[run.sh]
#!/bin/bash
# the make line also repeats each setting of config.mk as NAME=value (left out here)
make -C /OpenROAD-flow-scripts/flow DESIGN_CONFIG=/design/flow/config.mk WORK_HOME=/design/flow/orfs CLKGATE_MAP_FILE= finish
[config.mk]
export PLATFORM = sky130hd
export DESIGN_NAME = Pipelined_Processor
export DESIGN_NICKNAME = Pipelined_Processor
export VERILOG_FILES = /design/flow/design.v
export SDC_FILE = /design/flow/constraint.sdc
export NUM_CORES = 4
export LEC_CHECK = 0
export CAP_MARGIN = 25
export CELL_PAD_IN_SITES_DETAIL_PLACEMENT = 0
export CELL_PAD_IN_SITES_GLOBAL_PLACEMENT = 1
export CORE_ASPECT_RATIO = 0.51
export CORE_MARGIN = 3
export CORE_UTILIZATION = 65
export MAX_ROUTING_LAYER = met4
export PLACE_DENSITY_LB_ADDON = 0.06
export SLEW_MARGIN = 20
[constraint.sdc]
create_clock -name core_clock -period 20.7 [get_ports {CLK}]
set_input_delay 4.1400 -clock core_clock [delete_from_list [all_inputs] [get_ports {CLK}]]
set_output_delay 4.1400 -clock core_clock [all_outputs]
set_load 0.01 [all_outputs]
[design.v]
`timescale 1ns / 1ps
module ALU(
    input  [7:0] SrcA, 
    input  [7:0] SrcB,
    input  [3:0] ALUControl,
    output reg [7:0] ALUResult,
    output reg Zero
);
parameter ADD          = 4'b1000;
parameter SUBTRACT     = 4'b1001;
parameter MULTIPLY     = 4'b1010;
parameter DIVIDE       = 4'b1011;
parameter AND          = 4'b1100;
parameter OR           = 4'b1101;
parameter NOT          = 4'b1110;
parameter XOR          = 4'b1111;
parameter Right_Shift  = 4'b0110;
parameter Left_Shift   = 4'b0111;
parameter LOAD         = 4'b0010;  
parameter STORE        = 4'b0011;   
parameter JUMP         = 4'b0100;
parameter Equal_to     = 4'b0101;
always @(*) begin
    case (ALUControl)
        ADD:          ALUResult = SrcA + SrcB;
        SUBTRACT:     ALUResult = SrcA + (~SrcB + 1'b1);
        MULTIPLY:     ALUResult = SrcA * SrcB;
        DIVIDE:       ALUResult = (SrcB != 0) ? SrcA / SrcB : 8'b0;
        AND:          ALUResult = SrcA & SrcB;
        OR:           ALUResult = SrcA | SrcB;
        NOT:          ALUResult = ~SrcA;
        XOR:          ALUResult = SrcA ^ SrcB;
        Right_Shift:  ALUResult = $signed(SrcA) >>> 1;
        Left_Shift:   ALUResult = $signed(SrcA) << 1;
        Equal_to:    ALUResult = (SrcA == SrcB) ? 8'b00000001 : 8'b00000000;
        default:   begin
          ALUResult = 8'b00000000;
        end
    endcase
      Zero = (ALUResult == 0) ? 1'b1 : 1'b0;
end
endmodule
module ControlUnit(
    input [3:0] opcode,
    input [2:0] funct,
    input Zero,
    output reg RegWrite,
    output reg ALUSrc,
    output reg MemWrite,
    output reg [3:0] ALUControl,
    output reg ResultSrc,
    output reg PCSrc
);
parameter OP_RTYPE        = 4'b0000;
parameter OP_LOAD_IM      = 4'b0001;
parameter OP_LOAD         = 4'b0010;
parameter OP_STORE        = 4'b0011;
parameter OP_JUMP         = 4'b0100;
parameter OP_EQUAL_TO     = 4'b0101;
parameter OP_RIGHT_SHIFT  = 4'b0110;
parameter OP_LEFT_SHIFT   = 4'b0111;
parameter OP_ADDI         = 4'b1000;
parameter OP_BEQ          = 4'b1001;
parameter F_ADD           = 3'b000;
parameter F_SUBTRACT      = 3'b001;
parameter F_MULTIPLY      = 3'b010;
parameter F_DIVIDE        = 3'b011;
parameter F_AND           = 3'b100;
parameter F_OR            = 3'b101;
parameter F_XOR           = 3'b110;
parameter F_NOT           = 3'b111;
parameter ALU_ADD         = 4'b1000;
parameter ALU_SUBTRACT    = 4'b1001;
parameter ALU_MULTIPLY    = 4'b1010;
parameter ALU_DIVIDE      = 4'b1011;
parameter ALU_AND         = 4'b1100;
parameter ALU_OR          = 4'b1101;
parameter ALU_NOT         = 4'b1110;
parameter ALU_XOR         = 4'b1111;
parameter ALU_RIGHT_SHIFT = 4'b0110;
parameter ALU_LEFT_SHIFT  = 4'b0111;
parameter ALU_EQUAL_TO    = 4'b0101;
  always @(*) begin
    RegWrite    = 0;
    ALUSrc      = 0;
    MemWrite    = 0;
    ALUControl  = 4'b0000;
    ResultSrc   = 0;
    PCSrc       = 0;
    case (opcode)
        OP_RTYPE: begin
            RegWrite = 1;
            ALUSrc   = 0;
            case (funct)
                F_ADD:      ALUControl = ALU_ADD;
                F_SUBTRACT: ALUControl = ALU_SUBTRACT;
                F_MULTIPLY: ALUControl = ALU_MULTIPLY;
                F_DIVIDE:   ALUControl = ALU_DIVIDE;
                F_AND:      ALUControl = ALU_AND;
                F_OR:       ALUControl = ALU_OR;
                F_XOR:      ALUControl = ALU_XOR;
                F_NOT:      ALUControl = ALU_NOT;
            endcase
        end
        OP_LOAD_IM: begin
            RegWrite   = 1;
            ALUSrc     = 1;
            ALUControl = ALU_ADD;
            ResultSrc  = 0;
        end
        OP_LOAD: begin
            RegWrite   = 1;
            ALUSrc     = 1;
            ALUControl = ALU_ADD;
            ResultSrc  = 1;
        end
        OP_STORE: begin
        RegWrite = 1;
            ALUSrc     = 1;
            ResultSrc = 0;
            MemWrite   = 1;
            ALUControl = ALU_ADD;
        end
        OP_EQUAL_TO: begin
            ALUControl = ALU_EQUAL_TO;
            PCSrc      = Zero;
        end
        OP_JUMP: begin
            PCSrc = 1;
        end
        OP_RIGHT_SHIFT: begin
            RegWrite   = 1;
            ALUSrc     = 0;
            ALUControl = ALU_RIGHT_SHIFT;
        end
        OP_LEFT_SHIFT: begin
            RegWrite   = 1;
            ALUSrc     = 0;
            ALUControl = ALU_LEFT_SHIFT;
        end
        OP_ADDI: begin
        RegWrite   = 1;
    ALUSrc     = 1;
    ALUControl = ALU_ADD;
    ResultSrc  = 0;
        end
        OP_BEQ: begin
       RegWrite = 0;
       ALUControl = ALU_EQUAL_TO;
       MemWrite = 0;
       ResultSrc = 0;
       ALUSrc = 0;
       PCSrc = Zero;
       end
        default: ALUControl = 4'b0000;
    endcase
end
endmodule
module Extender(
    input  [2:0] in0,
    output reg [7:0] ImmExt
);
    always @(*) begin
        if (in0[2] == 0)
            ImmExt = {5'b00000, in0};  
        else
            ImmExt = {5'b11111, in0};  
    end
endmodule
module Register_file(rdata1, rdata2, wrtData, srcreg1, srcreg2, destreg, write, clk, reset);
input clk, reset, write;
input [2:0] srcreg1, srcreg2, destreg;
input [7:0] wrtData;
output [7:0] rdata1, rdata2;
integer i;
reg [7:0] regfile [0:7];
assign rdata1 = regfile[srcreg1];
assign rdata2 = regfile[srcreg2];
always @ (posedge   clk or posedge reset )begin
if (reset) begin
  for ( i = 0; i < 8; i = i + 1)
    regfile[i] <= i;
end
else  if (write) begin 
    regfile[destreg] <= wrtData;
end
end
endmodule
module MUX_2x1(
input [7:0] in0, input [7:0] in1, input select, output [7:0] out0
    );
    assign out0 = (select ==0) ? in0 : in1;
endmodule
module Forwarding_Mux( Src_in, Result, ALU_Result, forward, Src_out);
input [7:0] Src_in;
input [7:0] Result;
input [7:0] ALU_Result;
input [1:0] forward;
output [7:0] Src_out;
assign Src_out = (forward == 2'b00) ? Src_in:
                 (forward == 2'b01) ? ALU_Result:
                 (forward == 2'b10) ? Result:
                 Src_in;
                 endmodule 
module pc(pc, clk, reset, pcnext, stallF);
input clk, reset;
input [7:0] pcnext;
input stallF;
output reg [7:0] pc;
always  @(posedge   clk or posedge reset) begin
if(reset)
pc <= 8'b0;
else if (!stallF)
pc <= pcnext;
end
endmodule
module IF_ID(
  input [7:0] pcplus1_f,
  input [15:0] instr_f,
  input [7:0] pc_f,
  output reg [7:0] pc_d,
  output reg [7:0] pcplus1_d,
  output reg [15:0] instr_d,
  input clk, input reset,
  input stallD, flushD
);
 always @(posedge clk or posedge reset) begin
  if (reset) begin
    pcplus1_d <= 8'd0;
    instr_d <= 16'd0;
    pc_d <= 8'd0;
  end else if (flushD) begin
    pcplus1_d <= 8'd0;
    instr_d <= 16'd0;
    pc_d <= 8'd0;
  end else if (!stallD) begin
    pcplus1_d <= pcplus1_f;
    instr_d <= instr_f;
    pc_d <= pc_f;
  end
end
endmodule
module ID_EX(
  input [7:0] SrcA, SrcB_reg, pcplus1, ImmExt,
  input [2:0] destreg, Rs1D, Rs2D,
  input RegWrite, ALUSrc, ResultSrc, MemWrite,
  input [3:0] ALUControl,
  output reg [7:0] SrcA_out, SrcB_reg_out, pcplus1_out, ImmExt_out,
  output reg [2:0] destreg_out, Rs1E, Rs2E,
  output reg RegWrite_out, ALUSrc_out, ResultSrc_out, MemWrite_out,
  output reg [3:0] ALUControl_out,
  input clk, input reset, flushE
);
  always @(posedge clk or posedge reset) begin
  if (reset) begin
    SrcA_out <= 0; SrcB_reg_out <= 0; pcplus1_out <= 0; ImmExt_out <= 0;
    destreg_out <= 0; Rs1E <= 0; Rs2E <= 0; RegWrite_out <= 0; ALUSrc_out <= 0; ResultSrc_out <= 0;
    MemWrite_out <= 0; ALUControl_out <= 0;
  end else begin
    if (flushE) begin
      SrcA_out <= 0; SrcB_reg_out <= 0; pcplus1_out <= 0; ImmExt_out <= 0;
      destreg_out <= 0; Rs1E <= 0; Rs2E <= 0; RegWrite_out <= 0; ALUSrc_out <= 0; ResultSrc_out <= 0;
      MemWrite_out <= 0; ALUControl_out <= 0;
    end else begin
      SrcA_out <= SrcA; SrcB_reg_out <= SrcB_reg; pcplus1_out <= pcplus1; ImmExt_out <= ImmExt;
      destreg_out <= destreg; Rs1E <= Rs1D; Rs2E <= Rs2D;
      RegWrite_out <= RegWrite; ALUSrc_out <= ALUSrc; ResultSrc_out <= ResultSrc;
      MemWrite_out <= MemWrite; ALUControl_out <= ALUControl;
    end
  end
end
endmodule
module EX_MEM(
  input [7:0] ALUResult, SrcB_reg, pcplus1,
  input [2:0] destreg,
  input RegWrite, MemWrite, ResultSrc,
  output reg [7:0] ALUResult_out, WriteData_out, pcplus1_out,
  output reg [2:0] destreg_out,
  output reg RegWrite_out, MemWrite_out, ResultSrc_out,
  input clk, input reset
);
  always @(posedge clk or posedge reset) begin
    if (reset) begin
      ALUResult_out <= 0; WriteData_out <= 0; pcplus1_out <= 0;
      destreg_out <= 0; RegWrite_out <= 0; MemWrite_out <= 0; ResultSrc_out <= 0;
    end else begin
      ALUResult_out <= ALUResult; WriteData_out <= SrcB_reg; pcplus1_out <= pcplus1;
      destreg_out <= destreg;
      RegWrite_out <= RegWrite; MemWrite_out <= MemWrite; ResultSrc_out <= ResultSrc;
    end
  end
endmodule
module MEM_WB(
  input [7:0] ReadData, ALUResult, pcplus1,
  input [2:0] destreg,
  input RegWrite, ResultSrc,
  output reg [7:0] ReadData_out, ALUResult_out, pcplus1_out,
  output reg [2:0] destreg_out,
  output reg RegWrite_out, ResultSrc_out,
  input clk, input reset
);
  always @(posedge clk or posedge reset) begin
    if (reset) begin
      ReadData_out <= 0; ALUResult_out <= 0; pcplus1_out <= 0;
      destreg_out <= 0; RegWrite_out <= 0; ResultSrc_out <= 0;
    end else begin
      ReadData_out <= ReadData; ALUResult_out <= ALUResult; pcplus1_out <= pcplus1;
      destreg_out <= destreg;
      RegWrite_out <= RegWrite; ResultSrc_out <= ResultSrc;
    end
  end
endmodule
module Hazard_unit( 
input [2:0] Rs1D, Rs2D, Rs1E, Rs2E, a1_d, a1_e, a1_w, a1_m,
input [3:0] opcode,
input regwrite_m, regwrite_w, ResultSrc_e, pcsrc,
output reg StallF, StallD, FlushD, FlushE,
output reg [1:0] ForwardAE, ForwardBE);
wire hzd;
assign hzd = (ResultSrc_e && (a1_e != 0) &&
              ((a1_e == a1_d) || (a1_e == Rs1D) || (a1_e == Rs2D)) &&
              (opcode != 4'b0101) && (opcode != 4'b0100));
always @(*) begin
        StallF = hzd;
        StallD = hzd;
        FlushE = hzd;
        FlushD = pcsrc;  
    end                           
always @(*) begin
        if (regwrite_m && (a1_m != 0) && (a1_m == Rs1E))
            ForwardAE = 2'b01;  
        else if (regwrite_w && (a1_w != 0) && (a1_w == Rs1E))
            ForwardAE = 2'b10;  
        else
            ForwardAE = 2'b00;  
        if (regwrite_m && (a1_m != 0) && (a1_m == Rs2E))
            ForwardBE = 2'b01;  
        else if (regwrite_w && (a1_w != 0) && (a1_w == Rs2E))
            ForwardBE = 2'b10;  
        else
            ForwardBE = 2'b00;  
    end
endmodule
module Pipelined_Processor(
input CLK,
input reset,
output [7:0] imem_addr,
input [15:0] imem_data,
output [7:0] dmem_addr,
output [7:0] dmem_wdata,
output dmem_we,
input [7:0] dmem_rdata,
output [7:0] result 
   );
wire pcsrc;
wire [7:0] pcplus1_f;
wire [7:0] pcnext_f;
wire [7:0] pc_f, pc_d;
wire [15:0] instr_f, instr_d;
wire signed [7:0] SrcA_d, SrcA_e;
wire signed [7:0] RD1e, RD2e;  
wire signed [7:0] SrcB ;
wire Zero;
wire [7:0] ALUResult_e, ALUResult_m, ALUResult_w;
wire [3:0] ALUControl_d, ALUControl_e;
wire ALUSrc_d, ALUSrc_e, ResultSrc_e, ResultSrc_d, ResultSrc_m, ResultSrc_w;
wire [7:0] pcplus1_d, pcplus1_e, pcplus1_m, pcplus1_w;
wire [2:0] a1_d, Rs1D, Rs2D;
wire [2:0] Rs1E, Rs2E;
wire [2:0] a1_e, a1_m, a1_w;  
wire [3:0] opcode;
wire [2:0] funct;
wire [7:0] SrcB_reg, SrcB_reg_e, SrcB_reg_m;
wire [7:0] wrtdata;
wire [7:0] read_data_w, read_data_m;
wire MemWrite_d, MemWrite_e, MemWrite_m;
wire regwrite_d, regwrite_e, regwrite_w, regwrite_m;
wire [7:0] ImmExt_d, ImmExt_e;  
wire [1:0] ForwardAE, ForwardBE;
wire stallF, flushD, stallD, flushE;
pc p0(.pcnext(pcnext_f),. reset(reset), .pc(pc_f), .stallF(stallF), .clk(CLK));
assign pcplus1_f = pc_f + 1;
assign imem_addr = pc_f;
assign instr_f = imem_data;
assign opcode = instr_f[15:12];
assign pcnext_f = (opcode == 4'b0101 && Zero) ? (pc_f + ImmExt_d) : 
  (pcsrc) ? ImmExt_d :
                (pc_f + 1);
assign a1_d = instr_f[8:6];   
assign funct = instr_f[11:9];
assign Rs1D = instr_f[5:3];
assign Rs2D = instr_f[2:0];
  Extender e0(.in0(Rs2D), .ImmExt(ImmExt_d));
IF_ID l0(.clk(CLK), .flushD(flushD), .stallD(stallD), .pcplus1_f(pcnext_f), .pcplus1_d(pcplus1_d),  .reset(reset), .pc_f(pc_f), .pc_d(pc_d),  .instr_d(instr_d), .instr_f(instr_f));
ControlUnit c0(.opcode(opcode), .funct(funct), .Zero(Zero), .ALUSrc(ALUSrc_d), .MemWrite(MemWrite_d), .ALUControl(ALUControl_d), .ResultSrc(ResultSrc_d), .PCSrc(pcsrc), .RegWrite(regwrite_d));
  Register_file r0(.clk(CLK), .reset(reset), .write(regwrite_w), .destreg(a1_w), .srcreg1(Rs1D), .srcreg2(Rs2D), .rdata1(SrcA_d), .rdata2(SrcB_reg), .wrtData(wrtdata));
ID_EX l1(.clk(CLK), .flushE(flushE), .reset(reset), .SrcA(SrcA_d), .SrcB_reg(SrcB_reg), 
.pcplus1(pcplus1_d), .ImmExt(ImmExt_d), 
.destreg(a1_d), .Rs1D(Rs1D), .Rs2D(Rs2D), .Rs1E(Rs1E), .Rs2E(Rs2E),
.RegWrite(regwrite_d), .ALUSrc(ALUSrc_d), .ResultSrc(ResultSrc_d), 
.MemWrite(MemWrite_d), .ALUControl(ALUControl_d), 
.SrcA_out(RD1e),
.SrcB_reg_out(RD2e), 
.pcplus1_out(pcplus1_e),
.ImmExt_out(ImmExt_e), .destreg_out(a1_e), 
.RegWrite_out(regwrite_e), .ALUSrc_out(ALUSrc_e), 
.ResultSrc_out(ResultSrc_e), 
.MemWrite_out(MemWrite_e), 
.ALUControl_out(ALUControl_e));
Forwarding_Mux m0(.Src_in(RD1e), .Result(wrtdata), .ALU_Result(ALUResult_m), .forward(ForwardAE), .Src_out(SrcA_e));
Forwarding_Mux m1(.Src_in(RD2e), .Result(wrtdata), .ALU_Result(ALUResult_m), .forward(ForwardBE), .Src_out(SrcB_reg_e));
MUX_2x1 alu(.in0(SrcB_reg_e), .in1(ImmExt_e), .select(ALUSrc_e), .out0(SrcB));
ALU a0( .SrcA(SrcA_e), .SrcB(SrcB), .Zero(Zero), .ALUResult(ALUResult_e), .ALUControl(ALUControl_e));
EX_MEM l2(.clk(CLK), .reset(reset), 
.ALUResult(ALUResult_e), .SrcB_reg(SrcB_reg_e),
.pcplus1(pcplus1_e), 
          .RegWrite(regwrite_e), .MemWrite(MemWrite_e),
          .ResultSrc(ResultSrc_e), 
.ALUResult_out(ALUResult_m), .destreg(a1_e), 
.WriteData_out(SrcB_reg_m ), .pcplus1_out(pcplus1_m), .destreg_out(a1_m), .RegWrite_out(regwrite_m), .MemWrite_out(MemWrite_m), .ResultSrc_out(ResultSrc_m));
assign dmem_addr = ALUResult_m;
assign dmem_wdata = SrcB_reg_m;
assign dmem_we = MemWrite_m;
assign read_data_m = dmem_rdata;
MEM_WB l3(.clk(CLK), .reset(reset), .ReadData(read_data_m), .ALUResult(ALUResult_m), .pcplus1(pcplus1_m), .destreg(a1_m), .RegWrite(regwrite_m), .ResultSrc(ResultSrc_m), .ReadData_out(read_data_w), .ALUResult_out(ALUResult_w), .pcplus1_out(pcplus1_w), .destreg_out(a1_w), .RegWrite_out(regwrite_w), .ResultSrc_out(ResultSrc_w));
MUX_2x1 read(.in0(ALUResult_w), .in1(read_data_w), .select(ResultSrc_w), .out0(wrtdata));
assign result = wrtdata;
Hazard_unit h0(.Rs1D(Rs1D), .Rs2D(Rs2D), .Rs1E(Rs1E), .Rs2E(Rs2E), .a1_d(a1_d), .a1_e(a1_e), .a1_w(a1_w), .a1_m(a1_m), .opcode(opcode), .regwrite_m(regwrite_m), .regwrite_w(regwrite_w), .ResultSrc_e(ResultSrc_e), .pcsrc(pcsrc), .StallF(stallF), .StallD(stallD), .FlushD(flushD), .FlushE(flushE), .ForwardAE(ForwardAE), .ForwardBE(ForwardBE));
endmodule
==> flow_summary.toml, run 1 <==
# implementation run metrics
[yosys]
synth.top_cells.by_count = "sky130_fd_sc_hd__dfrtp_1, sky130_fd_sc_hd__nor2_1, sky130_fd_sc_hd__nand2_1"
synth-edff-count = 0
yosysWarningCount = 11
synth_top_area_share_pct = 30.0
yosysCellCount = 1287
top_area_cell = "sky130_fd_sc_hd__dfrtp_1"
cell_area_after_synthesis_mm2 = 0.0113
synth_top_cell_by_count = "sky130_fd_sc_hd__dfrtp_1"
syn-num-nets = 1414
postSynth.topFlopCell = "sky130_fd_sc_hd__dfrtp_1"
post_synth_main_area_contributors = "sky130_fd_sc_hd__dfrtp_1, sky130_fd_sc_hd__ha_1, sky130_fd_sc_hd__nor2_1, sky130_fd_sc_hd__a21oi_1, sky130_fd_sc_hd__o21ai_0"
post_synthesis_share_of_cell_area_spent_on_xor_and_xnor_gates_pct = 4.86
simple_gate_share_pct = 16.8
postSynthSeqShare_pct = 32.8
synth.area.mux_share_pct = 6.87
yosys.cell_types.count = 94
synth-async-reset-ratio_pct = 100
share_of_synthesized_cell_area_in_full_adder_half_adder_and_majority_cells_pct = 12.1
yosys_synthesis_chip_area_mm2 = 0.0113
top_logic_kind = "AND-OR/OR-AND gates"
postSynthRegisterBits = 148
postSynthCellCount = 1287
avgSynthCellArea_um2 = 8.80
compound_area_share_pct = 21.5

[run_status]
run_status = "did not finish"
stage_where_the_run_ended = "global placement without I/O"
error_line = "[ERROR FLW-0024] Place density exceeds 1.0 (current PLACE_DENSITY_LB_ADDON =  0.06). Please check if the value of  PLACE_DENSITY_LB_ADDON is between 0 and 0.99."

[floorplan]
dieArea_mm2 = 0.0191
core-area_mm2 = 0.0166
die_h_um = 100
num_rows = 33
initial_core_util_pct = 68.4
chipWidth_um = 191
==> inputs of run 2 (changes only) <==
CAP_MARGIN = 20   (was 25)
CELL_PAD_IN_SITES_DETAIL_PLACEMENT = not set   (was 0)
CELL_PAD_IN_SITES_GLOBAL_PLACEMENT = not set   (was 1)
CORE_ASPECT_RATIO = not set   (was 0.51)
CORE_MARGIN = 2   (was 3)
CORE_UTILIZATION = 67   (was 65)
PLACE_DENSITY_LB_ADDON = not set   (was 0.06)
SETUP_SLACK_MARGIN = 2.98   (was not set)
clock period = 15.1 ns   (was 20.7 ns; I/O delays follow)
==> run 2 against run 1 <==
The run fails in detailed routing. Die area shrank 6.1%. Synthesized area unchanged. Synthesized cell count unchanged.
==> flow_summary.toml, run 2 <==
# implementation run metrics
[grt]
grt_max_degree = 88
grt_antenna_before_repair = 17
via_count_of_the_first_global_routing_pass = 11700
globalRoute.totalOverflow = 0
first_pass_grt_wire_length_um = 64500
grtUsageTotal_pct = 49.2

[placed_design]
buffer_ports.inserted = 58
post-dp-hpwl_um = 24100
dp_worst_setup_slack_ps = 915
gp_congestion = 1.00
numPlacedInstances = 1525

[floorplan]
design.portCount = 59
num_rows = 47
dieArea_mm2 = 0.0180
die_h_um = 134
core-area_mm2 = 0.0166
chipWidth_um = 134
initial_core_util_pct = 68.3

[run_status]
error_line = "[ERROR DRT-0255] Maze Route cannot find path of net dmem_wdata[2] in worker of routeBox ( 96600 0 ) ( 134045 48300 )."
run_status = "did not finish"
stage_where_the_run_ended = "detailed routing"

[clock_tree]
max-clock-path-buffers = 2
postCtsHoldBufs = 0
clock_sink_count = 148
clock_tree.root_cell = "sky130_fd_sc_hd__clkbuf_16"
cts-buffers-inserted = 17
htree_levels = 4

[yosys]
yosys.cell_types.count = 94
post_synthesis_share_of_cell_area_spent_on_xor_and_xnor_gates_pct = 4.86
postSynth.topFlopCell = "sky130_fd_sc_hd__dfrtp_1"
postSynthCellCount = 1287
syn-num-nets = 1414
share_of_synthesized_cell_area_in_full_adder_half_adder_and_majority_cells_pct = 12.1
synth.top_cells.by_count = "sky130_fd_sc_hd__dfrtp_1, sky130_fd_sc_hd__nor2_1, sky130_fd_sc_hd__nand2_1"
yosysCellCount = 1287
simple_gate_share_pct = 16.8
compound_area_share_pct = 21.5
top_logic_kind = "AND-OR/OR-AND gates"
yosys_synthesis_chip_area_mm2 = 0.0113
top_area_cell = "sky130_fd_sc_hd__dfrtp_1"
yosysWarningCount = 11
synth_top_area_share_pct = 30.0
synth-async-reset-ratio_pct = 100
avgSynthCellArea_um2 = 8.80
postSynthRegisterBits = 148
postSynthSeqShare_pct = 32.8
synth_top_cell_by_count = "sky130_fd_sc_hd__dfrtp_1"
post_synth_main_area_contributors = "sky130_fd_sc_hd__dfrtp_1, sky130_fd_sc_hd__ha_1, sky130_fd_sc_hd__nor2_1, sky130_fd_sc_hd__a21oi_1, sky130_fd_sc_hd__o21ai_0"
synth.area.mux_share_pct = 6.87
synth-edff-count = 0
cell_area_after_synthesis_mm2 = 0.0113

[sta]
type_of_pin_the_worst_path_ends_at = "register input"
globalroute.repair_timing.worst_endpoint = "p0.pc[4]$_DFFE_PP0N_/D"
-- run 2: per-layer routing --
metal  track usage, %
met5                -
met3             21.2
met1             53.2
met2             72.2
met4             36.3
-- run 2: metrics by stage --
step	cell area [µm²]	setup TNS [ps]	power [µW]	utilization, %
after floorplan	11400	0	1610	-
after global placement	12200	0	1960	73.3
after detailed placement	12200	0	2000	73.3
after CTS	13700	0	2690	82.7
after global routing	14200	-18180	3520	85.7
-- run 2: what timing repair did --
action,in CTS,in global routing
buffers inserted,97,26
endpoints found under the setup margin,9,9
resized,61,52
cloned,1,0
pin swaps,54,52
==> inputs of run 3 (changes only) <==
CELL_PAD_IN_SITES_DETAIL_PLACEMENT = 1   (was not set)
CORE_ASPECT_RATIO = 0.58   (was not set)
CORE_MARGIN = 6   (was 2)
CTS_CLUSTER_DIAMETER = 26   (was not set)
CTS_CLUSTER_SIZE = 42   (was not set)
GPL_ROUTABILITY_DRIVEN = 0   (was not set)
GPL_TIMING_DRIVEN = 1   (was not set)
MAX_ROUTING_LAYER = not set   (was met4)
PLACE_DENSITY_LB_ADDON = 0.29   (was not set)
SETUP_SLACK_MARGIN = -1.1   (was 2.98)
clock period = 11.7 ns   (was 15.1 ns; I/O delays follow)
==> run 3 against run 2 <==
The flow stops in detailed placement. Die area rose by 13%. Synthesized area stayed put. Synthesized cell count did not move.
==> flow_summary.toml, run 3 <==
# implementation run metrics
[floorplan]
dieArea_mm2 = 0.0203
initial_core_util_pct = 69.9
chipWidth_um = 183
die_h_um = 111
num_rows = 35
core-area_mm2 = 0.0162
design.portCount = 59

[yosys]
post_synth_main_area_contributors = "sky130_fd_sc_hd__dfrtp_1, sky130_fd_sc_hd__ha_1, sky130_fd_sc_hd__nor2_1, sky130_fd_sc_hd__a21oi_1, sky130_fd_sc_hd__o21ai_0"
synth_top_area_share_pct = 30.0
yosysCellCount = 1287
synth.top_cells.by_count = "sky130_fd_sc_hd__dfrtp_1, sky130_fd_sc_hd__nor2_1, sky130_fd_sc_hd__nand2_1"
yosys.cell_types.count = 94
simple_gate_share_pct = 16.8
compound_area_share_pct = 21.5
avgSynthCellArea_um2 = 8.80
syn-num-nets = 1414
post_synthesis_share_of_cell_area_spent_on_xor_and_xnor_gates_pct = 4.86
cell_area_after_synthesis_mm2 = 0.0113
synth-async-reset-ratio_pct = 100
synth_top_cell_by_count = "sky130_fd_sc_hd__dfrtp_1"
yosys_synthesis_chip_area_mm2 = 0.0113
postSynthCellCount = 1287
share_of_synthesized_cell_area_in_full_adder_half_adder_and_majority_cells_pct = 12.1
synth-edff-count = 0
yosysWarningCount = 11
postSynthRegisterBits = 148
postSynth.topFlopCell = "sky130_fd_sc_hd__dfrtp_1"
postSynthSeqShare_pct = 32.8
top_area_cell = "sky130_fd_sc_hd__dfrtp_1"
synth.area.mux_share_pct = 6.87
top_logic_kind = "AND-OR/OR-AND gates"

[placed_design]
buffer_ports.inserted = 58

[run_status]
stage_where_the_run_ended = "detailed placement"
run_status = "did not finish"
error_line = "[ERROR DPL-0033] detailed placement checks failed during check placement."
## run 3: metrics by stage
stage	setup slack [ps]	total power [µW]	instances
3_3_place_gp	-900	2740	1655
2_1_floorplan	-995	2050	1287
==> inputs of run 4 (changes only) <==
CELL_PAD_IN_SITES_DETAIL_PLACEMENT = not set   (was 1)
CORE_ASPECT_RATIO = not set   (was 0.58)
CORE_MARGIN = 2   (was 6)
CORE_UTILIZATION = 40   (was 67)
CTS_CLUSTER_DIAMETER = not set   (was 26)
CTS_CLUSTER_SIZE = not set   (was 42)
GPL_ROUTABILITY_DRIVEN = not set   (was 0)
GPL_TIMING_DRIVEN = not set   (was 1)
PLACE_DENSITY_LB_ADDON = not set   (was 0.29)
SETUP_SLACK_MARGIN = 1.21   (was -1.1)
clock period = 13.2 ns   (was 11.7 ns; I/O delays follow)
==> run 4 against run 3 <==
The run now finishes clean. Die area increased by 46%. Synthesized cell count did not move. Synthesized area unchanged.
==> flow_summary.toml, run 4 <==
# generated from flow reports
[setup_path]
critical_path_cell_count = 68
crit_path_max_incr_delay_ps = 620
worstPathArrival_ps = 12800
crit_family = "simple AND/OR/NAND/NOR gates"
worst_reg2reg_setup_slack_ps = 730
worst-path-buf-inv = 8
rr_startpoint = "l3.destreg_out[1]"
worst_setup_path_endpoint = "p0.pc[7]"
critical_path.endpoint_type = "flip-flop"
worst_path_max_delay_cell = "sky130_fd_sc_hd__or4b_2"
critical_path.reg2reg.endpoint = "p0.pc[7]"
critical_path_startpoint_category = "flip-flop"
critical_path_class = "flip-flop to flip-flop"
setup.worst_path.start = "l3.destreg_out[1]"
worst_ep_required_time_ps = 13530
cp_max_fo = 11
reg2regPathDepth = 68
critical-path-top-cell-by-count = "sky130_fd_sc_hd__buf_4"

[detailed_routing]
routed-via-count = 10400
detail_route.vias_per_cell = 5.77
drc = 0
route.antenna.diode_count = 0
initial_drc_count = 753
wl_per_cell_um = 20.4
ant_nets = 0
drt_pass_1_iters = 5
drt-total-wl_um = 36800

[layout]
layout.core_utilization_pct = 50.5
nNetsFinal = 1542
num-fill-cells = 2625
syn2layout_area_growth_pct = 24.2
final_design_area_no_fill_mm2 = 0.0141

[grt]
via_count_of_the_first_global_routing_pass = 10300
grt_max_degree = 82
grtUsageTotal_pct = 25.4
grt_antenna_before_repair = 0
first_pass_grt_wire_length_um = 57800
globalRoute.totalOverflow = 0

[sta]
timing.final.max_slew_violations = 0
final-setup-viol-count = 0
hold_ws_ps = 350
finClkSkew_ps = 19.4
post-route-period-util_pct = 94.5
period_needed_ps = 12470
report.final.hold_viol_count = 0
unrepaired_setup_endpoints_after_global_routing = "yes"
relSlewSlack_pct = 25.9
worst-slew-pin-transition_ps = 1100
fmax_ghz = 0.0802

[min_path]
worstHoldPathCells = 0
hold_end = "l2.MemWrite_out"
holdCritStartpoint = "l1.MemWrite_out"
min-delay-path-class = "flip-flop to flip-flop"

[clock_tree]
cts_tree = "built"
clock_sink_count = 148
cts-buffers-inserted = 17
postCtsHoldBufs = 0
clock_tree.root_cell = "sky130_fd_sc_hd__clkbuf_16"
htree_levels = 4
clock_latency_ps = 450
max-clock-path-buffers = 2
clkTransAtPathRegs_ps = 70

[yosys]
postSynth.topFlopCell = "sky130_fd_sc_hd__dfrtp_1"
avgSynthCellArea_um2 = 8.80
cell_area_after_synthesis_mm2 = 0.0113
yosysCellCount = 1287
synth_top_area_share_pct = 30.0
post_synthesis_share_of_cell_area_spent_on_xor_and_xnor_gates_pct = 4.86
share_of_synthesized_cell_area_in_full_adder_half_adder_and_majority_cells_pct = 12.1
simple_gate_share_pct = 16.8
yosys.cell_types.count = 94
yosysWarningCount = 11
compound_area_share_pct = 21.5
top_area_cell = "sky130_fd_sc_hd__dfrtp_1"
synth.top_cells.by_count = "sky130_fd_sc_hd__dfrtp_1, sky130_fd_sc_hd__nor2_1, sky130_fd_sc_hd__nand2_1"
syn-num-nets = 1414
post_synth_main_area_contributors = "sky130_fd_sc_hd__dfrtp_1, sky130_fd_sc_hd__ha_1, sky130_fd_sc_hd__nor2_1, sky130_fd_sc_hd__a21oi_1, sky130_fd_sc_hd__o21ai_0"
postSynthSeqShare_pct = 32.8
top_logic_kind = "AND-OR/OR-AND gates"
synth-edff-count = 0
synth_top_cell_by_count = "sky130_fd_sc_hd__dfrtp_1"
synth.area.mux_share_pct = 6.87
postSynthRegisterBits = 148
yosys_synthesis_chip_area_mm2 = 0.0113
postSynthCellCount = 1287
synth-async-reset-ratio_pct = 100

[floorplan]
initial_core_util_pct = 40.7
design.portCount = 59
dieArea_mm2 = 0.0297
die_h_um = 172
num_rows = 61
core-area_mm2 = 0.0279
chipWidth_um = 172

[power]
leak_uw = 0.00617
switchingPower_uw = 1390
comb_power_uw = 2030
ir_worst_vdd_uv = 115
power.group.top = "combinational cells"
netSwitchingFraction_pct = 42.9
pg_clk_uw = 509
powerSeq_uw = 694
powerDensity_mw_per_mm2 = 230
share_comb_of_total_power_pct = 62.9
pwr-share-clk_pct = 15.7
p_seq_share_pct = 21.4
internal_power_uw = 1850

[placed_design]
dpl-instance-area_mm2 = 0.0125
gp_congestion = 0.950
post-dp-hpwl_um = 26000
buffer_ports.inserted = 58

[run_status]
run_status = "finished clean"

[run]
warning_count = 47
timing.max_cap.violations = 0
==> run 4: cell type report <==
class                      count  area, µm²  area share (%)
multi-input combinational    998       7510            53.4
sequential                   148       3730            26.5
timing repair buffer         169       1420            10.1
tap                          378        473            3.36
clock buffer                  17        425            3.02
inverter                      81        317            2.25
clock inverter                15        199            1.41
==> run 4: timing repair <==
| action | 4_1_cts | 5_1_grt |
|---|---|---|
| hold endpoints to repair | 0 | 0 |
| buffers inserted | 55 | 16 |
| setup endpoints to repair | 9 | 9 |
| resized | 60 | 20 |
| pin swaps | 44 | 43 |
==> run 4: through the flow <==
| step | power [µW] | setup TNS (ps) | instances | setup slack [ps] |
|---|---|---|---|---|
| 3_3_place_gp | 2300 | 0 | 1703 | 264 |
| 4_1_cts | 3090 | 0 | 1790 | 804 |
| 5_1_grt | 3480 | 0 | 1806 | 159 |
| 2_1_floorplan | 1850 | 0 | 1287 | 1220 |
| 3_5_place_dp | 2320 | -141 | 1703 | -51.5 |
| 6_report | 3240 | 0 | 1806 | 729 |
==> run 4: routing by layer <==
layer / up-vias / global-route usage (%) / wire length [µm]
met1: 5078 / 34.4 / 16300
met4: 0 / 7.86 / 1010
met5: - / 0 / 0
met3: 67 / 5.70 / 2730
li1: 4866 / - / -
met2: 407 / 40.6 / 16800
==> inputs of run 5 (changes only) <==
CAP_MARGIN = 40   (was 20)
CELL_PAD_IN_SITES_DETAIL_PLACEMENT = 1   (was not set)
CELL_PAD_IN_SITES_GLOBAL_PLACEMENT = 2   (was not set)
CORE_MARGIN = 4   (was 2)
CTS_CLUSTER_SIZE = 36   (was not set)
GPL_ROUTABILITY_DRIVEN = 0   (was not set)
GPL_TIMING_DRIVEN = 1   (was not set)
HOLD_SLACK_MARGIN = 0.02   (was not set)
MIN_ROUTING_LAYER = met1   (was not set)
PLACE_DENSITY = 0.37   (was not set)
SETUP_SLACK_MARGIN = 3.19   (was 1.21)
SLEW_MARGIN = 40   (was 20)
TNS_END_PERCENT = 70   (was not set)
clock period = 20.3 ns   (was 13.2 ns; I/O delays follow)
==> run 5 against run 4 <==
Non-clock buffer count shrank 84. Clock skew fell by 8.5 ps. Power down 43%. Worst hold slack worse by 1.7 ps. Clock power fell by 33%. Clock-buffer cell count stayed put. Design area shrank 7.5%. Sequential power down 34%.
==> flow_summary.toml, run 5 <==
# generated from flow reports
[yosys]
simple_gate_share_pct = 16.8
synth-edff-count = 0
top_logic_kind = "AND-OR/OR-AND gates"
synth_top_area_share_pct = 30.0
postSynthSeqShare_pct = 32.8
synth.area.mux_share_pct = 6.87
top_area_cell = "sky130_fd_sc_hd__dfrtp_1"
postSynth.topFlopCell = "sky130_fd_sc_hd__dfrtp_1"
synth_top_cell_by_count = "sky130_fd_sc_hd__dfrtp_1"
synth-async-reset-ratio_pct = 100
syn-num-nets = 1414
compound_area_share_pct = 21.5
synth.top_cells.by_count = "sky130_fd_sc_hd__dfrtp_1, sky130_fd_sc_hd__nor2_1, sky130_fd_sc_hd__nand2_1"
postSynthRegisterBits = 148
yosys.cell_types.count = 94
avgSynthCellArea_um2 = 8.80
yosysCellCount = 1287
yosys_synthesis_chip_area_mm2 = 0.0113
post_synthesis_share_of_cell_area_spent_on_xor_and_xnor_gates_pct = 4.86
post_synth_main_area_contributors = "sky130_fd_sc_hd__dfrtp_1, sky130_fd_sc_hd__ha_1, sky130_fd_sc_hd__nor2_1, sky130_fd_sc_hd__a21oi_1, sky130_fd_sc_hd__o21ai_0"
postSynthCellCount = 1287
cell_area_after_synthesis_mm2 = 0.0113
yosysWarningCount = 11
share_of_synthesized_cell_area_in_full_adder_half_adder_and_majority_cells_pct = 12.1

[clock_tree]
max-clock-path-buffers = 2
clkTransAtPathRegs_ps = 70
clock_tree.root_cell = "sky130_fd_sc_hd__clkbuf_16"
clock_latency_ps = 430
post_cts.repair.setup_buffers = 0
cts_tree = "built"
cts-buffers-inserted = 17
postCtsHoldBufs = 0
htree_levels = 4
clock_sink_count = 148
cts_repair_resize_count = 0

[setup_path]
critical-path-top-cell-by-count = "sky130_fd_sc_hd__o21a_1"
worst-path-buf-inv = 2
rr_startpoint = "l3.ResultSrc_out"
critical_path.endpoint_type = "flip-flop"
worst_path_max_delay_cell = "sky130_fd_sc_hd__dfrtp_1"
cp_max_fo = 15
worst_reg2reg_setup_slack_ps = 4690
crit_path_max_incr_delay_ps = 690
setup.worst_path.start = "l3.ResultSrc_out"
worst_ep_required_time_ps = 20610
worstPathArrival_ps = 15930
critical_path.reg2reg.endpoint = "p0.pc[1]"
worst_setup_path_endpoint = "p0.pc[1]"
crit_family = "AND-OR/OR-AND gates"
critical_path_startpoint_category = "flip-flop"
critical_path_cell_count = 67
reg2regPathDepth = 67
critical_path_class = "flip-flop to flip-flop"

[sta]
relSlewSlack_pct = 47.2
timing.final.max_slew_violations = 0
final-setup-viol-count = 0
setup-tns-final_ps = 0
final_critical_path_setup_slack_ps = 4690
unrepaired_setup_endpoints_after_global_routing = "no"
post-route-period-util_pct = 76.9
fmax_ghz = 0.0641
report.final.hold_viol_count = 0
worst-slew-pin-transition_ps = 792
period_needed_ps = 15610
finClkSkew_ps = 10.8

[power]
switchingPower_uw = 813
share_comb_of_total_power_pct = 56.8
power.group.top = "combinational cells"
power_uw = 1850
comb_power_uw = 1050
internal_power_uw = 1040
leak_uw = 0.00571
p_seq_share_pct = 24.8
pg_clk_uw = 340
powerDensity_mw_per_mm2 = 142
netSwitchingFraction_pct = 43.9
powerSeq_uw = 460
ir_worst_vdd_uv = 58.3
pwr-share-clk_pct = 18.4

[layout]
layout.core_utilization_pct = 46.7
nNetsFinal = 1458
final_design_area_no_fill_mm2 = 0.0130
syn2layout_area_growth_pct = 14.9

[min_path]
holdCritStartpoint = "l1.MemWrite_out"
hold_end = "l2.MemWrite_out"
worstHoldPathCells = 0
min-delay-path-class = "flip-flop to flip-flop"

[floorplan]
core-area_mm2 = 0.0279
initial_core_util_pct = 40.7
num_rows = 61
chipWidth_um = 176
design.portCount = 59
die_h_um = 176
dieArea_mm2 = 0.0311

[grt]
grtUsageTotal_pct = 25.6
globalRoute.totalOverflow = 0
grt_antenna_before_repair = 0
via_count_of_the_first_global_routing_pass = 10500
first_pass_grt_wire_length_um = 61800
grt_max_degree = 85

[run_status]
run_status = "finished clean"

[placed_design]
post-dp-hpwl_um = 29100
dp_worst_setup_slack_ps = 4710
dpl-instance-area_mm2 = 0.0124
buffer_ports.inserted = 58

[detailed_routing]
route.antenna.diode_count = 0
drt-total-wl_um = 38900
met2_wirelength_um = 19700
drt_pass_1_iters = 5
initial_drc_count = 621
routedLengthMet1_um = 17100
detail_route.vias_per_cell = 5.80
wl_per_cell_um = 22.6
ant_nets = 0
drc = 0
met3RoutedLength_um = 900
routed-via-count = 9992
top_routing_layer_in_use = "met4"

[run]
warning_count = 47
timing.max_cap.violations = 0
==> run 5: per-layer routing <==
metal | global-route usage (%) | vias up
li1 | - | 4676
met2 | 45.4 | 183
met1 | 32.8 | 5069
met4 | 8.87 | 0
met5 | 0 | -
met3 | 2.42 | 64
==> run 5: final cells by class <==
type,instances,area (µm²)
Clock inverter,15,206
Sequential cell,148,3720
Tap cell,378,473
Timing Repair Buffer,85,791
Multi-Input combinational cell,998,7090
Fill cell,3219,14800
Clock buffer,17,425
Inverter,81,317
==> run 5: through the flow <==
| step | hold WS [ps] | std cells |
|---|---|---|
| 2_1_floorplan | 331 | 1287 |
| 3_3_place_gp | 336 | 1686 |
| 3_5_place_dp | 336 | 1689 |
| 4_1_cts | 352 | 1721 |
| 5_1_grt | 365 | 1722 |
| 6_report | 348 | 1722 |
==> inputs of run 6 (changes only) <==
ABC_AREA = 1   (was not set)
CAP_MARGIN = 20   (was 40)
CELL_PAD_IN_SITES_DETAIL_PLACEMENT = not set   (was 1)
CELL_PAD_IN_SITES_GLOBAL_PLACEMENT = not set   (was 2)
CORE_MARGIN = 2   (was 4)
CORE_UTILIZATION = 72   (was 40)
CTS_CLUSTER_DIAMETER = 400   (was not set)
CTS_CLUSTER_SIZE = 98   (was 36)
GPL_ROUTABILITY_DRIVEN = not set   (was 0)
GPL_TIMING_DRIVEN = not set   (was 1)
HOLD_SLACK_MARGIN = not set   (was 0.02)
MIN_ROUTING_LAYER = not set   (was met1)
PLACE_DENSITY = not set   (was 0.37)
SETUP_SLACK_MARGIN = 3.71   (was 3.19)
SLEW_MARGIN = 20   (was 40)
TNS_END_PERCENT = 15   (was 70)
clock period = 14.3 ns   (was 20.3 ns; I/O delays follow)
==> run 6 against run 5 <==
The run now fails in global routing. Synthesized cell count is 14% higher. Die area is 47% lower. Synthesized area is 1.4% lower.
==> flow_summary.toml, run 6 <==
# implementation run metrics
[yosys]
share_of_synthesized_cell_area_in_full_adder_half_adder_and_majority_cells_pct = 12.3
yosys_synthesis_chip_area_mm2 = 0.0112
postSynth.topFlopCell = "sky130_fd_sc_hd__dfrtp_1"
yosysCellCount = 1465
cell_area_after_synthesis_mm2 = 0.0112
synth-edff-count = 0
postSynthCellCount = 1465
simple_gate_share_pct = 26.0
synth_top_cell_by_count = "sky130_fd_sc_hd__nand2_1"
yosysWarningCount = 11
synth_top_area_share_pct = 30.5
post_synthesis_share_of_cell_area_spent_on_xor_and_xnor_gates_pct = 3.76
top_area_cell = "sky130_fd_sc_hd__dfrtp_1"
post_synth_main_area_contributors = "sky130_fd_sc_hd__dfrtp_1, sky130_fd_sc_hd__nand2_1, sky130_fd_sc_hd__ha_1, sky130_fd_sc_hd__inv_1, sky130_fd_sc_hd__nor2_1"
avgSynthCellArea_um2 = 7.63
synth.area.mux_share_pct = 0.235
postSynthSeqShare_pct = 33.3
yosys.cell_types.count = 67
top_logic_kind = "simple AND/OR/NAND/NOR gates"
syn-num-nets = 1592
postSynthRegisterBits = 148
synth-async-reset-ratio_pct = 100
synth.top_cells.by_count = "sky130_fd_sc_hd__nand2_1, sky130_fd_sc_hd__inv_1, sky130_fd_sc_hd__nor2_1"
compound_area_share_pct = 14.9

[floorplan]
core-area_mm2 = 0.0152
die_h_um = 129
num_rows = 45
initial_core_util_pct = 73.5
dieArea_mm2 = 0.0165
chipWidth_um = 129
design.portCount = 59

[placed_design]
gp_congestion = 0.996
post-dp-hpwl_um = 23600
buffer_ports.inserted = 58
dpl-instance-area_mm2 = 0.0119
dp_worst_setup_slack_ps = 1460
numPlacedInstances = 1688

[run_status]
stage_where_the_run_ended = "global routing"
error_line = "[ERROR GRT-0232] Routing congestion too high. Check the congestion heatmap in the GUI."
run_status = "did not finish"

[clock_tree]
cts-buffers-inserted = 17
clock_tree.root_cell = "sky130_fd_sc_hd__clkbuf_16"
clock_sink_count = 148
max-clock-path-buffers = 2
postCtsHoldBufs = 0
htree_levels = 4

[grt]
globalRoute.totalOverflow = 99
grtUsageTotal_pct = 78.7
## run 6: timing repair
item,in CTS
gates resized,55
pin swaps,62
setup endpoints to repair,10
cloned,4
setup buffers,52
## run 6: metal layers
layer,track usage (%),overflow
met5,50.3,1
met4,74.6,37
met3,68.5,6
met2,91.7,42
met1,78.4,13
## run 6: per-stage QoR
| step | power, µW | utilization, % | hold slack, ps |
|---|---|---|---|
| after floorplan | 1910 | - | 331 |
| after global placement | 2210 | 78.3 | 333 |
| after detailed placement | 2270 | 78.3 | 339 |
| after CTS | 2970 | 86.5 | 355 |
==> inputs of run 7 (changes only) <==
ABC_AREA = not set   (was 1)
CELL_PAD_IN_SITES_GLOBAL_PLACEMENT = 0   (was not set)
CTS_CLUSTER_DIAMETER = 51   (was 400)
CTS_CLUSTER_SIZE = 32   (was 98)
GPL_ROUTABILITY_DRIVEN = 1   (was not set)
GPL_TIMING_DRIVEN = 1   (was not set)
HOLD_SLACK_MARGIN = -0.02   (was not set)
MAX_ROUTING_LAYER = met5   (was not set)
SETUP_SLACK_MARGIN = 1.64   (was 3.71)
TNS_END_PERCENT = 75   (was 15)
clock period = 11.5 ns   (was 14.3 ns; I/O delays follow)
==> run 7 against run 6 <==
The flow again stops in global routing. Synthesized cell count decreased by 12%. Synthesized area increased by 1.4%. Die area increased by 1.4%.
==> flow_summary.toml, run 7 <==
# implementation run metrics
[run_status]
stage_where_the_run_ended = "global routing"
error_line = "[ERROR GRT-0232] Routing congestion too high. Check the congestion heatmap in the GUI."
run_status = "did not finish"

[floorplan]
design.portCount = 59
num_rows = 45
chipWidth_um = 129
dieArea_mm2 = 0.0168
initial_core_util_pct = 74.0
die_h_um = 129
core-area_mm2 = 0.0153

[grt]
grtUsageTotal_pct = 88.4
globalRoute.totalOverflow = 261

[yosys]
postSynthCellCount = 1287
post_synthesis_share_of_cell_area_spent_on_xor_and_xnor_gates_pct = 4.86
synth-async-reset-ratio_pct = 100
synth.area.mux_share_pct = 6.87
top_logic_kind = "AND-OR/OR-AND gates"
synth.top_cells.by_count = "sky130_fd_sc_hd__dfrtp_1, sky130_fd_sc_hd__nor2_1, sky130_fd_sc_hd__nand2_1"
post_synth_main_area_contributors = "sky130_fd_sc_hd__dfrtp_1, sky130_fd_sc_hd__ha_1, sky130_fd_sc_hd__nor2_1, sky130_fd_sc_hd__a21oi_1, sky130_fd_sc_hd__o21ai_0"
yosysWarningCount = 11
top_area_cell = "sky130_fd_sc_hd__dfrtp_1"
avgSynthCellArea_um2 = 8.80
synth_top_area_share_pct = 30.0
synth-edff-count = 0
yosys.cell_types.count = 94
postSynthRegisterBits = 148
cell_area_after_synthesis_mm2 = 0.0113
syn-num-nets = 1414
postSynthSeqShare_pct = 32.8
yosys_synthesis_chip_area_mm2 = 0.0113
postSynth.topFlopCell = "sky130_fd_sc_hd__dfrtp_1"
synth_top_cell_by_count = "sky130_fd_sc_hd__dfrtp_1"
yosysCellCount = 1287
simple_gate_share_pct = 16.8
share_of_synthesized_cell_area_in_full_adder_half_adder_and_majority_cells_pct = 12.1
compound_area_share_pct = 21.5

[clock_tree]
max-clock-path-buffers = 2
clock_sink_count = 148
clock_tree.root_cell = "sky130_fd_sc_hd__clkbuf_16"
postCtsHoldBufs = 0
htree_levels = 4
cts-buffers-inserted = 17

[placed_design]
gp_congestion = 1.04
post-dp-hpwl_um = 28700
buffer_ports.inserted = 58
dp_worst_setup_slack_ps = -2030
## run 7: per-stage QoR
stage                     instance area (µm²)  cells  util (%)  total power (µW)
after floorplan                         11500   1287         -              2170
after global placement                  13200   1637      86.2              2870
after detailed placement                13200   1637      86.2              3030
after CTS                               14200   1706      92.9              3860
## run 7: timing repair
action	CTS
buffers inserted	37
endpoints found under the setup margin	11
pin swaps	27
gates resized	36
## run 7: routing by layer
layer / global-route usage (%) / overflow
met5: 52.1 / 4
met4: 90.4 / 90
met3: 79.6 / 17
met2: 100 / 121
met1: 86.0 / 29
==> inputs of run 8 (changes only) <==
ABC_AREA = 1   (was not set)
CELL_PAD_IN_SITES_GLOBAL_PLACEMENT = not set   (was 0)
CORE_UTILIZATION = 62   (was 72)
CTS_CLUSTER_DIAMETER = 384   (was 51)
CTS_CLUSTER_SIZE = 100   (was 32)
GPL_ROUTABILITY_DRIVEN = not set   (was 1)
GPL_TIMING_DRIVEN = not set   (was 1)
HOLD_SLACK_MARGIN = not set   (was -0.02)
MAX_ROUTING_LAYER = not set   (was met5)
SETUP_SLACK_MARGIN = not set   (was 1.64)
TNS_END_PERCENT = not set   (was 75)
clock period = 7.78 ns   (was 11.5 ns; I/O delays follow)
==> run 8 against run 7 <==
Now fails the layout checks on setup timing. Synthesized cell count rose by 14%. Synthesized area shrank 1.4%. Die area increased by 14%.
==> flow_summary.toml, run 8 <==
# generated from flow reports
[min_path]
holdCritStartpoint = "l1.MemWrite_out"
hold_end = "l2.MemWrite_out"
worstHoldPathCells = 0
min-delay-path-class = "flip-flop to flip-flop"

[detailed_routing]
wl_per_cell_um = 20.4
drt_pass_1_iters = 8
drt-total-wl_um = 41200
drc = 0
initial_drc_count = 1400
detail_route.vias_per_cell = 6.06
ant_nets = 0
routed-via-count = 12200

[yosys]
postSynthCellCount = 1465
postSynth.topFlopCell = "sky130_fd_sc_hd__dfrtp_1"
synth-async-reset-ratio_pct = 100
simple_gate_share_pct = 26.0
cell_area_after_synthesis_mm2 = 0.0112
synth.area.mux_share_pct = 0.235
compound_area_share_pct = 14.9
synth-edff-count = 0
top_area_cell = "sky130_fd_sc_hd__dfrtp_1"
syn-num-nets = 1592
synth_top_cell_by_count = "sky130_fd_sc_hd__nand2_1"
yosysCellCount = 1465
post_synthesis_share_of_cell_area_spent_on_xor_and_xnor_gates_pct = 3.76
synth.top_cells.by_count = "sky130_fd_sc_hd__nand2_1, sky130_fd_sc_hd__inv_1, sky130_fd_sc_hd__nor2_1"
postSynthSeqShare_pct = 33.3
yosysWarningCount = 11
avgSynthCellArea_um2 = 7.63
post_synth_main_area_contributors = "sky130_fd_sc_hd__dfrtp_1, sky130_fd_sc_hd__nand2_1, sky130_fd_sc_hd__ha_1, sky130_fd_sc_hd__inv_1, sky130_fd_sc_hd__nor2_1"
postSynthRegisterBits = 148
synth_top_area_share_pct = 30.5
top_logic_kind = "simple AND/OR/NAND/NOR gates"
yosys_synthesis_chip_area_mm2 = 0.0112
yosys.cell_types.count = 67
share_of_synthesized_cell_area_in_full_adder_half_adder_and_majority_cells_pct = 12.3

[setup_path]
worst_ep_required_time_ps = 8080
cp_max_fo = 7
worst_reg2reg_setup_slack_ps = -4310
setup.worst_path.start = "l2.destreg_out[0]"
worst_setup_path_endpoint = "p0.pc[1]"
rr_startpoint = "l2.destreg_out[0]"
critical_path.reg2reg.endpoint = "p0.pc[1]"
critical_path.endpoint_type = "flip-flop"
critical_path_class = "flip-flop to flip-flop"
reg2regPathDepth = 80
crit_path_max_incr_delay_ps = 450
worstPathArrival_ps = 12390
worst_path_max_delay_cell = "sky130_fd_sc_hd__dfrtp_2"
crit_family = "simple AND/OR/NAND/NOR gates"
critical_path_cell_count = 80
worst-path-buf-inv = 12
critical-path-top-cell-by-count = "sky130_fd_sc_hd__nand2_2"
critical_path_startpoint_category = "flip-flop"

[sta]
report.final.hold_viol_count = 0
unrepaired_setup_endpoints_after_global_routing = "yes"
finClkSkew_ps = 19.0
period_needed_ps = 12090
fmax_ghz = 0.0827
final_critical_path_setup_slack_ps = -4310
timing.final.max_slew_violations = 0
final-setup-viol-count = 11
relSlewSlack_pct = 26.6
setup-tns-final_ps = -42510
worst-slew-pin-transition_ps = 1090
post-route-period-util_pct = 155

[floorplan]
die_h_um = 138
dieArea_mm2 = 0.0191
chipWidth_um = 138
core-area_mm2 = 0.0178
design.portCount = 59
num_rows = 49
initial_core_util_pct = 62.6

[run_status]
run_status = "failed layout checks"
check-failures = "setup timing"

[layout]
stdcell_count = 2016
syn2layout_area_growth_pct = 35.9
layout.core_utilization_pct = 85.1
num-fill-cells = 999
nNetsFinal = 1900

[grt]
grt_max_degree = 76
first_pass_grt_wire_length_um = 57200
via_count_of_the_first_global_routing_pass = 11100
globalRoute.totalOverflow = 0
grt_antenna_before_repair = 0
grtUsageTotal_pct = 37.4

[clock_tree]
htree_levels = 4
clock_latency_ps = 440
max-clock-path-buffers = 2
postCtsHoldBufs = 0
clkTransAtPathRegs_ps = 70
clock_tree.root_cell = "sky130_fd_sc_hd__clkbuf_16"
cts-buffers-inserted = 17
cts_tree = "built"
clock_sink_count = 148

[run]
warning_count = 50
timing.max_cap.violations = 0

[power]
comb_power_uw = 5470
p_seq_share_pct = 14.7
pg_clk_uw = 854
internal_power_uw = 3950
powerSeq_uw = 1090
share_comb_of_total_power_pct = 73.7
leak_uw = 0.00755
pwr-share-clk_pct = 11.5
powerDensity_mw_per_mm2 = 489
netSwitchingFraction_pct = 46.8
ir_worst_vdd_uv = 919
power.group.top = "combinational cells"
switchingPower_uw = 3470

[placed_design]
gp_congestion = 1.00
numPlacedInstances = 1899
post-dp-hpwl_um = 25000
buffer_ports.inserted = 58
run 8: final cells by class:
cell class	count	area, µm²	area share [%]
diodes	1	2.50	0.0165
clock buffers	20	457	3.01
clock inverters	12	145	0.956
inverters	240	926	6.10
multi-input cells	1053	6990	46.1
flip-flops and latches	148	3730	24.6
well taps	229	287	1.89
repair buffers	312	2630	17.3
repair inverters	1	7.51	0.0495
run 8: timing repair:
item,4_1_cts,5_1_grt
gates resized,53,95
setup buffers,55,34
pin swaps,48,77
gates cloned,3,0
endpoints found under the setup margin,11,11
run 8: through the flow:
stage	hold WS, ps	area [µm²]	power (µW)	worst slack (ps)
finish	348	15200	7420	-4310
global placement	334	13300	4870	-3130
CTS	349	14500	6280	-3050
detailed placement	335	13300	4990	-3700
global route	359	15200	7770	-4670
floorplan	331	11200	3510	-2940
run 8: per-layer routing:
layer | share of wire, % | vias up | GRT usage, %
met4 | 8.2 | 0 | 18.6
met2 | 47 | 835 | 62.8
met5 | 0 | - | 0
li1 | - | 5402 | -
met3 | 8.9 | 316 | 5.02
met1 | 36 | 5670 | 47.8
==> inputs of run 9 (changes only) <==
ABC_AREA = not set   (was 1)
CORE_UTILIZATION = 64   (was 62)
CTS_CLUSTER_DIAMETER = 103   (was 384)
CTS_CLUSTER_SIZE = not set   (was 100)
TNS_END_PERCENT = 5   (was not set)
clock period = 7.47 ns   (was 7.78 ns; I/O delays follow)
==> run 9 against run 8 <==
The layout still fails its checks (setup timing). Fmax down 12%. Sequential cell count unchanged. Worst hold slack better by 3.7 ps. Setup slack worse by 1900 ps. Clock skew down 5.3 ps. Wire length up 9.0%. Register-to-register slack worse by 1900 ps. Sequential share of layout area up 0.51 points. Die area down 1.7%. Critical endpoint is now p0.pc[7].
==> flow_summary.toml, run 9 <==
# generated from flow reports
[setup_path]
worst_reg2reg_setup_slack_ps = -6220
worstPathArrival_ps = 14010
setup.worst_path.start = "l3.destreg_out[2]"
critical-path-top-cell-by-count = "sky130_fd_sc_hd__o21a_1"
critical_path_cell_count = 73
critical_path.reg2reg.endpoint = "p0.pc[7]"
cp_max_fo = 7
worst-path-buf-inv = 6
worst_setup_path_endpoint = "p0.pc[7]"
crit_path_max_incr_delay_ps = 540
worst_ep_required_time_ps = 7790
critical_path_startpoint_category = "flip-flop"
worst_path_max_delay_cell = "sky130_fd_sc_hd__dfrtp_1"
reg2regPathDepth = 73
crit_family = "AND-OR/OR-AND gates"
critical_path_class = "flip-flop to flip-flop"
critical_path.endpoint_type = "flip-flop"
rr_startpoint = "l3.destreg_out[2]"

[clock_tree]
cts-buffers-inserted = 17
clkTransAtPathRegs_ps = 70
max-clock-path-buffers = 2
clock_latency_ps = 440
cts_tree = "built"
htree_levels = 4
clock_tree.root_cell = "sky130_fd_sc_hd__clkbuf_16"
clock_sink_count = 148

[placed_design]
buffer_ports.inserted = 58
numPlacedInstances = 1690
gp_congestion = 0.992
post-dp-hpwl_um = 26600

[detailed_routing]
initial_drc_count = 1597
top_routing_layer_in_use = "met5"
wl_per_cell_um = 25.1
met3RoutedLength_um = 5590
drc = 0
routed-via-count = 12100
ant_nets = 0
drt-total-wl_um = 44900
detail_route.vias_per_cell = 6.80
met2_wirelength_um = 19800
routedLengthMet1_um = 15500
drt_pass_1_iters = 10

[grt]
grt_antenna_before_repair = 5
globalRoute.totalOverflow = 0
grt_max_degree = 97
first_pass_grt_wire_length_um = 61900
via_count_of_the_first_global_routing_pass = 11600
grtUsageTotal_pct = 43.5

[power]
pg_clk_uw = 852
share_comb_of_total_power_pct = 67.8
power.group.top = "combinational cells"
power_uw = 6470
netSwitchingFraction_pct = 44.8
powerSeq_uw = 1230
internal_power_uw = 3570
ir_worst_vdd_uv = 460
leak_uw = 0.00681
powerDensity_mw_per_mm2 = 436
comb_power_uw = 4380
p_seq_share_pct = 19.0
switchingPower_uw = 2900
pwr-share-clk_pct = 13.2

[floorplan]
core-area_mm2 = 0.0173
design.portCount = 59
die_h_um = 137
chipWidth_um = 137
initial_core_util_pct = 65.5
num_rows = 48
dieArea_mm2 = 0.0188

[sta]
relSlewSlack_pct = 26.0
final_critical_path_setup_slack_ps = -6220
period_needed_ps = 13690
fmax_ghz = 0.0731
final-setup-viol-count = 12
timing.final.max_slew_violations = 0
post-route-period-util_pct = 183
unrepaired_setup_endpoints_after_global_routing = "yes"
report.final.hold_viol_count = 0
finClkSkew_ps = 13.8
worst-slew-pin-transition_ps = 1100
hold_ws_ps = 352

[yosys]
synth-async-reset-ratio_pct = 100
synth-edff-count = 0
synth.area.mux_share_pct = 6.87
yosysCellCount = 1287
postSynth.topFlopCell = "sky130_fd_sc_hd__dfrtp_1"
top_area_cell = "sky130_fd_sc_hd__dfrtp_1"
postSynthSeqShare_pct = 32.8
top_logic_kind = "AND-OR/OR-AND gates"
avgSynthCellArea_um2 = 8.80
postSynthCellCount = 1287
yosys.cell_types.count = 94
post_synth_main_area_contributors = "sky130_fd_sc_hd__dfrtp_1, sky130_fd_sc_hd__ha_1, sky130_fd_sc_hd__nor2_1, sky130_fd_sc_hd__a21oi_1, sky130_fd_sc_hd__o21ai_0"
synth.top_cells.by_count = "sky130_fd_sc_hd__dfrtp_1, sky130_fd_sc_hd__nor2_1, sky130_fd_sc_hd__nand2_1"
syn-num-nets = 1414
cell_area_after_synthesis_mm2 = 0.0113
yosysWarningCount = 11
synth_top_cell_by_count = "sky130_fd_sc_hd__dfrtp_1"
post_synthesis_share_of_cell_area_spent_on_xor_and_xnor_gates_pct = 4.86
postSynthRegisterBits = 148
compound_area_share_pct = 21.5
yosys_synthesis_chip_area_mm2 = 0.0113
share_of_synthesized_cell_area_in_full_adder_half_adder_and_majority_cells_pct = 12.1
synth_top_area_share_pct = 30.0
simple_gate_share_pct = 16.8

[run_status]
check-failures = "setup timing"
run_status = "failed layout checks"

[min_path]
min-delay-path-class = "flip-flop to flip-flop"
hold_end = "l2.RegWrite_out"
holdCritStartpoint = "l1.RegWrite_out"
worstHoldPathCells = 0

[layout]
stdcell_count = 1785
nNetsFinal = 1673
num-fill-cells = 930
syn2layout_area_growth_pct = 30.9

[run]
warning_count = 50
timing.max_cap.violations = 0
## run 9: area by class of cell
cell class	instances	area, µm²	area share [%]
clock inverter	13	141	0.953
antenna	1	2.50	0.0169
clock buffer	19	433	2.92
tap	225	282	1.90
inverter	81	318	2.14
sequential	148	3720	25.1
timing repair buffer	300	2400	16.2
multi-input combinational	998	7540	50.8
## run 9: layer usage
metal | vias up | GRT usage, %
li1 | 5129 | -
met5 | - | 0
met2 | 982 | 68.7
met1 | 5662 | 51.1
met3 | 367 | 11.0
met4 | 4 | 32.6
## run 9: per-stage QoR
step                instance area [µm²]  setup slack, ps  util, %  setup TNS (ps)
global route                      14800            -6530     85.8          -65160
detailed placement                13500            -5250     77.8          -50210
global placement                  13500            -4590     77.8          -43750
finish                            14800            -6220     85.8          -61790
CTS                               14500            -4700     83.8          -44420
floorplan                         11500            -4420        -          -41260
## run 9: repair_timing
item / CTS / global route
setup endpoints to repair: 11 / 12
pin swaps: 40 / 38
setup buffers: 36 / 27
hold buffers: 0 / 0
resized: 38 / 25
Power and IR drop assume default switching activity.
